==> 08-12 <==
// mips
module mips(clk, rstb, mem_wr_data, mem_addr, mem_rd_data, mem_wr_ena, PC);
==> flow/config.mk <==
export PLATFORM = sky130hd
export DESIGN_NAME = mips
export DESIGN_NICKNAME = mips
export VERILOG_FILES = /design/flow/design.v
export SDC_FILE = /design/flow/constraint.sdc
export NUM_CORES = 4
export LEC_CHECK = 0
export CAP_MARGIN = 20
export CORE_MARGIN = 2
export CORE_UTILIZATION = 66
export CTS_CLUSTER_DIAMETER = 104
export MAX_ROUTING_LAYER = met4
export SETUP_SLACK_MARGIN = 1.64
export SLEW_MARGIN = 20
==> flow/constraint.sdc <==
create_clock -name core_clock -period 10.4 [get_ports {clk}]
set_input_delay 2.0800 -clock core_clock [delete_from_list [all_inputs] [get_ports {clk}]]
set_output_delay 2.0800 -clock core_clock [all_outputs]
set_load 0.01 [all_outputs]
run.sh (not shown) runs the stock make flow with config.mk's settings and CLKGATE_MAP_FILE=.
==> 01-05: changes against 08-12 <==
- ABC_AREA: not set -> 0
- CELL_PAD_IN_SITES_DETAIL_PLACEMENT: not set -> 1
- CORE_ASPECT_RATIO: not set -> 0.66
- CORE_UTILIZATION: 66 -> 49
- CTS_CLUSTER_DIAMETER: 104 -> 296
- GPL_ROUTABILITY_DRIVEN: not set -> 0
- MIN_ROUTING_LAYER: not set -> met2
- PLACE_DENSITY: not set -> 0.91
- SETUP_SLACK_MARGIN: 1.64 -> 3.33
==> flow/constraint.sdc (replaced) <==
create_clock -name core_clock -period 16.4 [get_ports {clk}]
set_input_delay 3.2800 -clock core_clock [delete_from_list [all_inputs] [get_ports {clk}]]
set_output_delay 3.2800 -clock core_clock [all_outputs]
set_load 0.01 [all_outputs]
==> comparison table <==
metric	01-05	08-12
Outcome	aborted with a tool error	aborted with a tool error
Last stage reached	5_1_grt	5_1_grt
Number of instances resized during post-cts repair	89	585
Standard cell core area	0.199 mm2	0.147 mm2
Initial standard-cell utilization of the core	0.492	0.664
Total half-perimeter wirelength after legalization and detailed placement	383 mm	326 mm
Setup Fix Bufs, Post-CTS	16	68
Placed cells	10800	10500
Number of CTS-inserted buffers	102	119
Die x size	554 um	389 um
Number of cell rows	133	141
Die y size	367 um	389 um
Placed inst area	0.103 mm2	0.106 mm2
Place WS	1.34 ns	-1.58 ns
Chip footprint	0.203 mm2	0.151 mm2

* * *

==> delta: inputs <==
Starting RTL as in the previous note.
## mips
module mips(clk, rstb, mem_wr_data, mem_addr, mem_rd_data, mem_wr_ena, PC);
Settings: LEC_CHECK=0, ABC_AREA=0, CAP_MARGIN=15, CORE_ASPECT_RATIO=0.74, CORE_MARGIN=2, CORE_UTILIZATION=72, CTS_CLUSTER_DIAMETER=379, CTS_CLUSTER_SIZE=79, GPL_TIMING_DRIVEN=1, HOLD_SLACK_MARGIN=0.11, PLACE_DENSITY=0.35, SETUP_SLACK_MARGIN=1.62, SLEW_MARGIN=10, TNS_END_PERCENT=85; clock period 5.57 ns.
==> inputs of willow, as changes to delta <==
==> flow/config.mk (replaced) <==
export PLATFORM = sky130hd
export DESIGN_NAME = mips
export DESIGN_NICKNAME = mips
export VERILOG_FILES = /design/flow/design.v
export SDC_FILE = /design/flow/constraint.sdc
export NUM_CORES = 4
export LEC_CHECK = 0
export CAP_MARGIN = 20
export CORE_MARGIN = 2
export CORE_UTILIZATION = 58
export CTS_CLUSTER_DIAMETER = 189
export PLACE_DENSITY = 0.6
export SLEW_MARGIN = 20
export TNS_END_PERCENT = 5
==> flow/constraint.sdc (replaced) <==
create_clock -name core_clock -period 7.28 [get_ports {clk}]
set_input_delay 1.4560 -clock core_clock [delete_from_list [all_inputs] [get_ports {clk}]]
set_output_delay 1.4560 -clock core_clock [all_outputs]
set_load 0.01 [all_outputs]
==> inputs of onyx, as changes to delta <==
==> flow/config.mk (replaced) <==
export PLATFORM = sky130hd
export DESIGN_NAME = mips
export DESIGN_NICKNAME = mips
export VERILOG_FILES = /design/flow/design.v
export SDC_FILE = /design/flow/constraint.sdc
export NUM_CORES = 4
export LEC_CHECK = 0
export CAP_MARGIN = 15
export CORE_ASPECT_RATIO = 1.59
export CORE_MARGIN = 2
export CORE_UTILIZATION = 67
export CTS_CLUSTER_DIAMETER = 74
export CTS_CLUSTER_SIZE = 79
export GPL_TIMING_DRIVEN = 1
export SETUP_SLACK_MARGIN = 1.81
export SLEW_MARGIN = 20
export TNS_END_PERCENT = 5
==> flow/constraint.sdc (replaced) <==
create_clock -name core_clock -period 11.9 [get_ports {clk}]
set_input_delay 2.3800 -clock core_clock [delete_from_list [all_inputs] [get_ports {clk}]]
set_output_delay 2.3800 -clock core_clock [all_outputs]
set_load 0.01 [all_outputs]
==> inputs of tundra, as changes to delta <==
==> flow/config.mk (replaced) <==
export PLATFORM = sky130hd
export DESIGN_NAME = mips
export DESIGN_NICKNAME = mips
export VERILOG_FILES = /design/flow/design.v
export SDC_FILE = /design/flow/constraint.sdc
export NUM_CORES = 4
export LEC_CHECK = 0
export CAP_MARGIN = 20
export CORE_MARGIN = 2
export CORE_UTILIZATION = 66
export CTS_CLUSTER_SIZE = 58
export PLACE_DENSITY = 0.6
export SLEW_MARGIN = 20
export TNS_END_PERCENT = 5
==> flow/constraint.sdc (replaced) <==
create_clock -name core_clock -period 8.99 [get_ports {clk}]
set_input_delay 1.7980 -clock core_clock [delete_from_list [all_inputs] [get_ports {clk}]]
set_output_delay 1.7980 -clock core_clock [all_outputs]
set_load 0.01 [all_outputs]
==> run notes <==
Physical design

The met3 demand-to-capacity share in global routing stands at 11.71%. The total routing usage reported by global routing stands at 49.21%. Buffers added to address setup during post-CTS repair amount to 52. The H-tree depth stands at 3. Gates resized during post-CTS repair numbered 188. met2 track demand over resource after global routing is 76.81%.

The final weighted congestion of routability-driven global placement stands at 1.123. In this run the horizontal extent of the chip is 414.9 um. The worst-case setup margin in the final layout stands at -3.864 ns. The total setup violations reported at the end of the flow stands at 64. The layout checks failed on negative setup slack. The run finished, with violations left. STA on the placed design reports a worst setup slack of -4.289 ns. The post-placement cell area is 108900 um^2. The area inside the core boundary stands at 167400 um^2. For this run the aggregate overflow at the end of global routing stands at 0.
Source of the figures above: willow

==> run notes <==
Physical design

The floorplan die width stands at 432.7 um. The number of gates resized after CTS was 741. The flow did not finish. The flow stopped in global routing. The total routing usage reported by global routing stands at 89.67%.

Per the gpl log, the routability congestion estimate is 1.224. Per the GRT congestion report, total overflow comes to 1292. Clock tree synthesis selected as its root buffer the cell sky130_fd_sc_hd__clkbuf_16.

The area inside the core boundary stands at 135100 um^2. For reference, XOR and XNOR gates occupy 0.3310% of the area reported after synthesis. The met2 usage stands at 97.43%. For met3 alone, demand over resource in global routing was 84.92%. The post-CTS setup repair buffer count stands at 60. Before CTS, the worst setup slack after placement is -6.246 ns. The number of hold buffers added after cts stands at 0. The tool reported: "[ERROR GRT-0116] Global routing finished with congestion. Check the congestion regions in the DRC Viewer". When the netlist entered floorplanning its net count stood at 10180.
Source of the figures above: delta

==> run notes <==
Physical design

The setup slack after placement stands at -3.073 ns. The flow did not finish. The clock tree synthesis step divided the H-tree into 3 levels. The flow stopped in global routing. The total routing usage reported by global routing stands at 82.46%. The met2 usage stands at 96.35%. The area inside the core boundary stands at 147500 um^2. The die is 389.2 um wide. The first error in the log reads "[ERROR GRT-0116] Global routing finished with congestion. Check the congestion regions in the DRC Viewer". The post-CTS setup repair buffer count stands at 99. The total cell area at the placement stage stands at 107700 um^2. The total global routing overflow stands at 2111. Post-CTS repair changed the size of 436 cells.
Source of the figures above: tundra

==> run notes <==
Physical design

The run stopped with a tool error. The flow stopped in global routing. The tool reported: "[ERROR GRT-0116] Global routing finished with congestion. Check the congestion regions in the DRC Viewer". The total routing usage reported by global routing stands at 69.30%. For this run, global-route usage on met2 was measured as 91.30%. The cell total after placement stands at 10330. The post-CTS setup repair buffer count stands at 31. The area inside the core boundary stands at 144900 um^2. The post-synthesis compound-gate area fraction stands at 6.523%. The global route stage reports its total congestion overflow as 75. The total cell area at the placement stage stands at 105000 um^2. Per the OpenROAD floorplan log, the width of the die is 307.2 um. The global routing report lists met3 layer usage as 45.13%.

The number of hold buffers added after CTS was 0. The congestion estimate from routability-driven global placement came to 1.247. Per the CTS log, the maximum H-tree level is 1. The setup slack after placement stands at 0.1264 ns.

Post-CTS repair ended up resizing 172 cells.
Source of the figures above: onyx


* * *

==> 07-05 <==
Starting RTL as in the previous note.
## mips
module mips(clk, rstb, mem_wr_data, mem_addr, mem_rd_data, mem_wr_ena, PC);
	input wire clk, rstb;
	output wire mem_wr_ena;
	output wire [31:0] mem_wr_data, mem_addr;
	input wire [31:0] mem_rd_data;             
	output reg [31:0] PC;
   reg  [31:0] MemDataReg, InstReg, RegA, RegB, AluOut;
   wire [4:0] RegFile_WriteAddr;
   wire [31:0] RegFile_WriteData;
   wire [31:0] RegFile_Data0, RegFile_Data1, AluAMux, AluBMux;
   wire Ctl_PcWrite, Ctl_IorD, Ctl_MemRead, Ctl_MemWrite,
        Ctl_MemToReg, Ctl_IrWrite, Ctl_RegWrite;
   wire [1:0] Ctl_PcWriteCond, Ctl_PcSource, Ctl_AluSrcA, Ctl_AluSrcB, Ctl_RegDst;
   wire [2:0] Ctl_AluOp;
   wire [3:0] Ctl_State;
   wire [3:0] AluCtl_AluOpcode;
   wire Alu_Zero;
   wire [31:0] Alu_Z;
   wire [31:0] SignExtend_Out;
   assign mem_addr = Ctl_IorD ? AluOut : PC;
   assign mem_wr_data = RegB;
   assign mem_wr_ena = Ctl_MemWrite;
   assign RegFile_WriteAddr = Ctl_RegDst[1] ? 5'd31 : (Ctl_RegDst[0] ? InstReg[15:11] : InstReg[20:16]);
   assign RegFile_WriteData = Ctl_RegDst[1] ? PC : (Ctl_MemToReg ? mem_rd_data : AluOut);
   assign AluAMux = Ctl_AluSrcA[1] ? InstReg[10:6] : (Ctl_AluSrcA[0] ? RegA : PC);
   assign AluBMux = Ctl_AluSrcB[1]
      ? (Ctl_AluSrcB[0] ? {SignExtend_Out[29:0],2'b0} : SignExtend_Out)
      : (Ctl_AluSrcB[0] ? 32'd4 : RegB);
  ...
make LEC_CHECK=0 CAP_MARGIN=15 CORE_ASPECT_RATIO=0.74 CORE_MARGIN=7 CORE_UTILIZATION=25 CTS_CLUSTER_DIAMETER=74 CTS_CLUSTER_SIZE=79 GPL_ROUTABILITY_DRIVEN=0 GPL_TIMING_DRIVEN=1 HOLD_SLACK_MARGIN=0.11 PLACE_DENSITY_LB_ADDON=0.08 SLEW_MARGIN=0 TNS_END_PERCENT=80 finish   # period 7.24 ns
==> 04-16 (differences from 07-05) <==
==> flow/config.mk (replaced) <==
export PLATFORM = sky130hd
export DESIGN_NAME = mips
export DESIGN_NICKNAME = mips
export VERILOG_FILES = /design/flow/design.v
export SDC_FILE = /design/flow/constraint.sdc
export NUM_CORES = 4
export LEC_CHECK = 0
export CAP_MARGIN = 20
export CORE_MARGIN = 2
export CORE_UTILIZATION = 65
export MAX_ROUTING_LAYER = met4
export SETUP_SLACK_MARGIN = 1.87
export SLEW_MARGIN = 20
export TNS_END_PERCENT = 5
==> flow/constraint.sdc (replaced) <==
create_clock -name core_clock -period 11.3 [get_ports {clk}]
set_input_delay 2.2600 -clock core_clock [delete_from_list [all_inputs] [get_ports {clk}]]
set_output_delay 2.2600 -clock core_clock [all_outputs]
set_load 0.01 [all_outputs]
==> 10-18 (differences from 07-05) <==
==> flow/config.mk (replaced) <==
export PLATFORM = sky130hd
export DESIGN_NAME = mips
export DESIGN_NICKNAME = mips
export VERILOG_FILES = /design/flow/design.v
export SDC_FILE = /design/flow/constraint.sdc
export NUM_CORES = 4
export LEC_CHECK = 0
export CAP_MARGIN = 20
export CORE_MARGIN = 2
export CORE_UTILIZATION = 40
export PLACE_DENSITY = 0.6
export SLEW_MARGIN = 20
==> flow/constraint.sdc (replaced) <==
create_clock -name core_clock -period 12.8 [get_ports {clk}]
set_input_delay 2.5600 -clock core_clock [delete_from_list [all_inputs] [get_ports {clk}]]
set_output_delay 2.5600 -clock core_clock [all_outputs]
set_load 0.01 [all_outputs]
==> summary of the runs <==
In 07-05 the sequential share of layout area is lower than in 10-18, by 4.6 points. In synthesized cell count, 07-05 and 04-16 do not differ. In 07-05 the wire length is larger than in 10-18, by 27%. Between 07-05 and 10-18, the lower non-clock buffer count is in 10-18 (gap 1033). Die area, highest first: 07-05, 10-18, 04-16. Of 10-18 and 07-05, 07-05 has the higher clock skew (gap 0.0058 ns). Combinational power: 07-05 is larger than 10-18 (about 140%). 04-16 stopped in 5_1_grt with GRT-0116. 10-18 went through all stages and came out clean. 07-05 reached the layout checks and failed them: negative setup slack. In 10-18 the final cell count is lower than in 07-05, by 20%. In 07-05 the hold slack is better than in 10-18, by 0.041 ns. Flip-flop count is the same in 10-18 and 07-05.
Power and IR drop assume default switching activity.
